Setup of run 1:
==> flow/design.v (excerpt) <==
module fadd_sub(
  input logic        clk_i,
  input logic [31:0] operand_a,
  input logic [31:0] operand_b,
  output logic[31:0] result_o
);
clock: 9.84 ns
lec_check: 0
cap_margin: 15
core_margin: 2
core_utilization: 72
cts_cluster_diameter: 45
cts_cluster_size: 62
max_routing_layer: met5
place_density: 0.35
setup_slack_margin: -0.12
slew_margin: 35
tns_end_percent: 95
run.sh (not shown) runs the stock make flow with config.mk's settings and CLKGATE_MAP_FILE=.
FAIL run 1 @ 5_1_grt: tool exited with error
The inputs of run 2 differ from those of run 1 as listed below.
Settings: removing CTS_CLUSTER_DIAMETER (formerly 45); removing MAX_ROUTING_LAYER (formerly met5); changing CAP_MARGIN from 15 to 20; removing TNS_END_PERCENT (formerly 95); changing SLEW_MARGIN from 35 to 20; removing CTS_CLUSTER_SIZE (formerly 62); removing SETUP_SLACK_MARGIN (formerly -0.12); removing PLACE_DENSITY (formerly 0.35); changing CORE_UTILIZATION from 72 to 58; changing the clock period (ns, I/O delays scaled along) from 9.84 to 6.48.
--- outcome ---
Run 2 did not finish; a tool error ended it in 5_1_grt. Row core utilization before placement: run 2 lower / run 1 higher. Compared with run 1, in run 2 number of clock buffers inserted by TritonCTS neither gained nor lost much; die area climbed 3600 sq um; cell count in the Yosys report held. Relative to run 1, the floorplan row count of run 2 is higher by 5. Diff run 1 -> run 2 | chip width | up by more than 10%. Worst setup slack before clock tree synthesis in run 2 is 2280 ps below run 1.
[inputs] run 3 vs run 2
Settings: CELL_PAD_IN_SITES_GLOBAL_PLACEMENT: unset -> 1; CORE_UTILIZATION: 58 -> 43; the clock period (ns, I/O delays scaled along): 6.48 -> 12.0.
==> comparison <==
- Re synthesized cell count: no difference whatsoever between run 2 and run 3.
- Run 3: global placement routability congestion is 14% lower than what run 2 reported.
- The remaining runs in run 2 and run 3 completed every stage, whereas run 2 halted early.
- Hold buffer count at CTS: run 3 vs run 2 identical
- On run 3: post-place instance area is 18% lower than what run 2 gave.
- Reported for run 3 and run 2, adder-cell share of the synthesized area turned out identical to the last digit.
- Going from run 2 to run 3, area of the placeable core grows by about 36%.

========
The RTL this note starts from:
==> flow/design.v <==
/*verilator lint_off UNUSEDSIGNAL*/
/*verilator lint_off MULTITOP*/
/*verilator lint_off WIDTH*//*verilator lint_off LATCH*/
module fadd_sub(
  input logic        clk_i,
  input logic [31:0] operand_a,
  input logic [31:0] operand_b,
  output logic[31:0] result_o
);
  logic [7:0]  a_exponent, b_exponent;             
  logic [7:0]  result_exponent;
  logic [23:0] a_mantissa, b_mantissa;             
  logic [24:0] result_mantissa;
  logic        a_sign, b_sign, result_sign;        
  logic [23:0] tmp_mantissa;
  logic [7:0]  in_e, out_e;
  logic [24:0] in_m, out_m;
  logic [7:0]  diff;
always_ff@(posedge(clk_i))
begin
  a_sign <= operand_a[31];
  b_sign <= operand_b[31];
  if(operand_a[30:23]==0)
    begin
      a_exponent <= (operand_a[22:0] != 0)? 8'b00000001 : 8'b00000000;
      a_mantissa <= {1'b0,operand_a[22:0]};
    end
  else
    begin
      a_exponent <= operand_a[30:23];
      a_mantissa <= {1'b1,operand_a[22:0]};
    end
  if(operand_b[30:23]==0)
    begin
      b_exponent <= (operand_b[22:0] != 0)? 8'b00000001 : 8'b00000000;
      b_mantissa <= {1'b0,operand_b[22:0]};
    end
  else
    begin
      b_exponent <= operand_b[30:23];
      b_mantissa <= {1'b1,operand_b[22:0]};
    end
end
always_comb
begin
  diff         = 8'd0;
  tmp_mantissa = 24'd0;
  if(a_exponent == b_exponent)
    begin
      result_exponent = a_exponent;
      if(a_sign == b_sign)                                                     
        begin
          result_sign           = a_sign;
          result_mantissa       = a_mantissa + b_mantissa;
        end
      else                                                                    
        begin
          if(a_mantissa > b_mantissa)
            begin
              result_sign     = a_sign;
              result_mantissa = a_mantissa - b_mantissa;
            end
          else
            begin
              result_sign     = b_sign;
              result_mantissa = b_mantissa - a_mantissa;
            end
        end
    end
  else                                                                               
    begin
      if(a_exponent > b_exponent)
        begin
          result_sign     = a_sign;
          result_exponent = a_exponent;
          diff            = a_exponent - b_exponent;
          tmp_mantissa    = b_mantissa >> diff;
          if(a_sign == b_sign)
            result_mantissa = a_mantissa + tmp_mantissa;
          else
            result_mantissa = a_mantissa - tmp_mantissa;
        end
      else
        begin
          result_sign      = b_sign;
          result_exponent  = b_exponent;
          diff             = b_exponent - a_exponent;
          tmp_mantissa     = a_mantissa >> diff;
          if(a_sign == b_sign)
            result_mantissa  = b_mantissa + tmp_mantissa;
          else
            result_mantissa  = b_mantissa - tmp_mantissa;
        end
    end
  if(result_mantissa[24]==1)
    begin
      result_exponent = result_exponent + 8'd1;
      result_mantissa = result_mantissa >> 1;
    end
  result_o = {result_sign, result_exponent, result_mantissa[22:0]};
end
endmodule
make LEC_CHECK=0 ABC_AREA=1 CAP_MARGIN=20 CORE_ASPECT_RATIO=0.7 CORE_MARGIN=2 CORE_UTILIZATION=72 CTS_CLUSTER_DIAMETER=392 CTS_CLUSTER_SIZE=100 PLACE_DENSITY=0.36 SETUP_SLACK_MARGIN=2.24 SLEW_MARGIN=20 TNS_END_PERCENT=5 finish   # period 9.65 ns
The starting point ended with an error in 5_1_grt with GRT-0232.
==> next run, changes <==
- CORE_ASPECT_RATIO: 0.7 -> not set
- CORE_UTILIZATION: 72 -> 66
- CTS_CLUSTER_DIAMETER: 392 -> 173
- CTS_CLUSTER_SIZE: 100 -> 99
- SETUP_SLACK_MARGIN: 2.24 -> not set
- TNS_END_PERCENT: 5 -> not set
- clock period: 9.65 -> 8.75 ns (I/O delays scaled with it)
Outcome: With this change the flow finished with negative setup slack left; die area rose by 8.7%; synthesized area stays the same; synthesized cell count stays the same.
==> next run, changes <==
- ABC_AREA: 1 -> not set
- CORE_UTILIZATION: 66 -> 70
- CTS_CLUSTER_DIAMETER: 173 -> not set
- CTS_CLUSTER_SIZE: 99 -> 41
- PLACE_DENSITY: 0.36 -> not set
- TNS_END_PERCENT: not set -> 5
- clock period: 8.75 -> 10.1 ns (I/O delays scaled with it)
What happened:
- The changed run finished but fails on negative setup slack
- worst hold slack improved by 250 ps
- setup slack got worse by 660 ps
- via count went down by 10%
==> next run, changes <==
- CORE_UTILIZATION: 70 -> 65
- CTS_CLUSTER_SIZE: 41 -> not set
- SETUP_SLACK_MARGIN: not set -> 1.69
- clock period: 10.1 -> 6.56 ns (I/O delays scaled with it)
=> Now the flow stopped in 5_1_grt (GRT-0116). Die area came out higher by 7.4%. Synthesized cell count is unchanged. Synthesized area is unchanged.
==> next run, changes <==
- SETUP_SLACK_MARGIN: 1.69 -> -0.13
- TNS_END_PERCENT: 5 -> not set
- clock period: 6.56 -> 10.1 ns (I/O delays scaled with it)
After rerunning: This time the run completed and failed the layout checks on negative setup slack; synthesized cell count is unchanged; die size does not change; synthesized area stays the same.
==> next run, changes <==
- CELL_PAD_IN_SITES_GLOBAL_PLACEMENT: not set -> 0
- CORE_UTILIZATION: 65 -> 43
- MAX_ROUTING_LAYER: not set -> met4
- SETUP_SLACK_MARGIN: -0.13 -> not set
- clock period: 10.1 -> 12.0 ns (I/O delays scaled with it)
Now the flow produced a clean layout.
Combinational power decreases by 25%.
Routed wire length falls by 3.1%.
Utilization decreases by 29 points.
Via count is lower by 10%.
First-iteration DRC count goes down by 54%.
Worst hold slack is better by 380 ps.
Setup slack gains 480 ps.
Die area is higher by 49%.
Critical path depth fell by 1.
Final cell count went up by about 2.3%.
Sequential share of layout area rises by 0.43 points.

========
## oak
RTL: the design.v shown in full above, as it stands there.
Settings: LEC_CHECK=0, ABC_AREA=1, CAP_MARGIN=0, CELL_PAD_IN_SITES_GLOBAL_PLACEMENT=3, CORE_ASPECT_RATIO=0.51, CORE_MARGIN=2, CORE_UTILIZATION=47, CTS_CLUSTER_SIZE=62, GPL_ROUTABILITY_DRIVEN=0, GPL_TIMING_DRIVEN=0, MAX_ROUTING_LAYER=met5, MIN_ROUTING_LAYER=met1, PLACE_DENSITY_LB_ADDON=0.19, SETUP_SLACK_MARGIN=0.48, SLEW_MARGIN=40, TNS_END_PERCENT=95; clock period 14.7 ns.
What ended oak was a tool error in 3_1_place_gp_skip_io; the run never finished.
Changes in pine relative to oak:
==> flow/config.mk <==
export PLATFORM = sky130hd
export DESIGN_NAME = fadd_sub
export DESIGN_NICKNAME = fadd_sub
export VERILOG_FILES = /design/flow/design.v
export SDC_FILE = /design/flow/constraint.sdc
export NUM_CORES = 4
export LEC_CHECK = 0
export ABC_AREA = 1
export CAP_MARGIN = 15
export CORE_MARGIN = 6
export CORE_UTILIZATION = 43
export CTS_CLUSTER_DIAMETER = 245
export CTS_CLUSTER_SIZE = 99
export MAX_ROUTING_LAYER = met5
export PLACE_DENSITY = 0.61
export SETUP_SLACK_MARGIN = -1.04
export SLEW_MARGIN = 5
export TNS_END_PERCENT = 10
From oak to pine, synthesized area did not move at all.
pine vs. oak: initial core utilization went down 3.5 points, sequential element share of the synthesized area held, die height went up 59 um.
Relative to oak, width of the die has gone down in pine.
Reported for pine and oak, average cell area after synthesis turned out identical to the last digit.
Looking at pine and oak, the area fraction in mux cells is a wash.
Reported for pine and oak, floorplan net count turned out identical to the last digit.
pine completed end to end with timing, DRC and antenna clean.
The run showing the smaller site row count is oak.
Area reported by Yosys stat: oak vs pine identical
Die footprint in pine is about 20% higher than in oak
For birch, these inputs were changed with respect to pine:
==> flow/config.mk <==
export PLATFORM = sky130hd
export DESIGN_NAME = fadd_sub
export DESIGN_NICKNAME = fadd_sub
export VERILOG_FILES = /design/flow/design.v
export SDC_FILE = /design/flow/constraint.sdc
export NUM_CORES = 4
export LEC_CHECK = 0
export CAP_MARGIN = 0
export CORE_MARGIN = 6
export CORE_UTILIZATION = 43
export CTS_CLUSTER_DIAMETER = 179
export CTS_CLUSTER_SIZE = 99
export MAX_ROUTING_LAYER = met5
export PLACE_DENSITY = 0.61
export SETUP_SLACK_MARGIN = -1.45
export SLEW_MARGIN = 35
export TNS_END_PERCENT = 10
Notes after the runs:
Relative to pine, the count of clock-net buffers in the final layout of birch is higher by 2. Going from pine to birch, post-route fraction of the period consumed by the critical path has increased, clock network power shows an increase of about 8%, worst slew slack as a fraction of its limit rose by 20 points, fraction of power consumed by the clock network has increased. Design area delta for birch relative to pine: about 5% lower. Between pine and birch, final period demand of the worst path increased. Post-route core utilization ended up 0.97 points higher on birch than on pine. Adder-cell area share of the yosys netlist in birch is 1.0 points above pine. [compare] base=pine new=birch: routed length on met3 lost 3.6%; die height moved down.
Edits applied to the flow inputs when going from birch to maple:
==> flow/config.mk <==
export PLATFORM = sky130hd
export DESIGN_NAME = fadd_sub
export DESIGN_NICKNAME = fadd_sub
export VERILOG_FILES = /design/flow/design.v
export SDC_FILE = /design/flow/constraint.sdc
export NUM_CORES = 4
export LEC_CHECK = 0
export CAP_MARGIN = 15
export CORE_MARGIN = 2
export CORE_UTILIZATION = 58
export CTS_CLUSTER_SIZE = 62
export MAX_ROUTING_LAYER = met5
export SLEW_MARGIN = 35
export TNS_END_PERCENT = 95
==> flow/constraint.sdc <==
create_clock -name core_clock -period 8.98 [get_ports {clk_i}]
set_input_delay 1.7960 -clock core_clock [delete_from_list [all_inputs] [get_ports {clk_i}]]
set_output_delay 1.7960 -clock core_clock [all_outputs]
set_load 0.01 [all_outputs]
==> comparison <==
- The final report for maple shows a completed flow and a layout that fails verification, specifically setup timing.
- met2 track utilization from global routing ends up higher on maple.
- | proportion of power drawn by the clock network | higher: birch |
- NOTE: maximum number of pins on one net before global-route repair in maple falls short of that of birch
- Diff birch -> maple: combinational power grew by 120%; design area up about 19%; fill cell instance count of the final layout down about 54%.
--- input diff maple..cedar ---
==> flow/config.mk <==
export PLATFORM = sky130hd
export DESIGN_NAME = fadd_sub
export DESIGN_NICKNAME = fadd_sub
export VERILOG_FILES = /design/flow/design.v
export SDC_FILE = /design/flow/constraint.sdc
export NUM_CORES = 4
export LEC_CHECK = 0
export CAP_MARGIN = 20
export CORE_MARGIN = 2
export CORE_UTILIZATION = 11
export SLEW_MARGIN = 20
==> flow/constraint.sdc <==
create_clock -name core_clock -period 12.8 [get_ports {clk_i}]
set_input_delay 2.5600 -clock core_clock [delete_from_list [all_inputs] [get_ports {clk_i}]]
set_output_delay 2.5600 -clock core_clock [all_outputs]
set_load 0.01 [all_outputs]
[summary]
cedar: done, clean on timing, DRC and antenna
Delta (cedar minus maple): worst setup slack after layout has increased, portion of total power attributed to the clock network went up 0.7 points, data required time at the worst endpoint grew by 3060 ps.
The launching element of the worst setup path comes out b_exponent[0] in one run and a_exponent[0] in the other, namely in maple and cedar respectively.
Looking at uppermost metal layer occupied by signal nets, the met4 result is from maple; the met5 one comes from cedar.
Power is estimated from default activity; no workload was simulated.
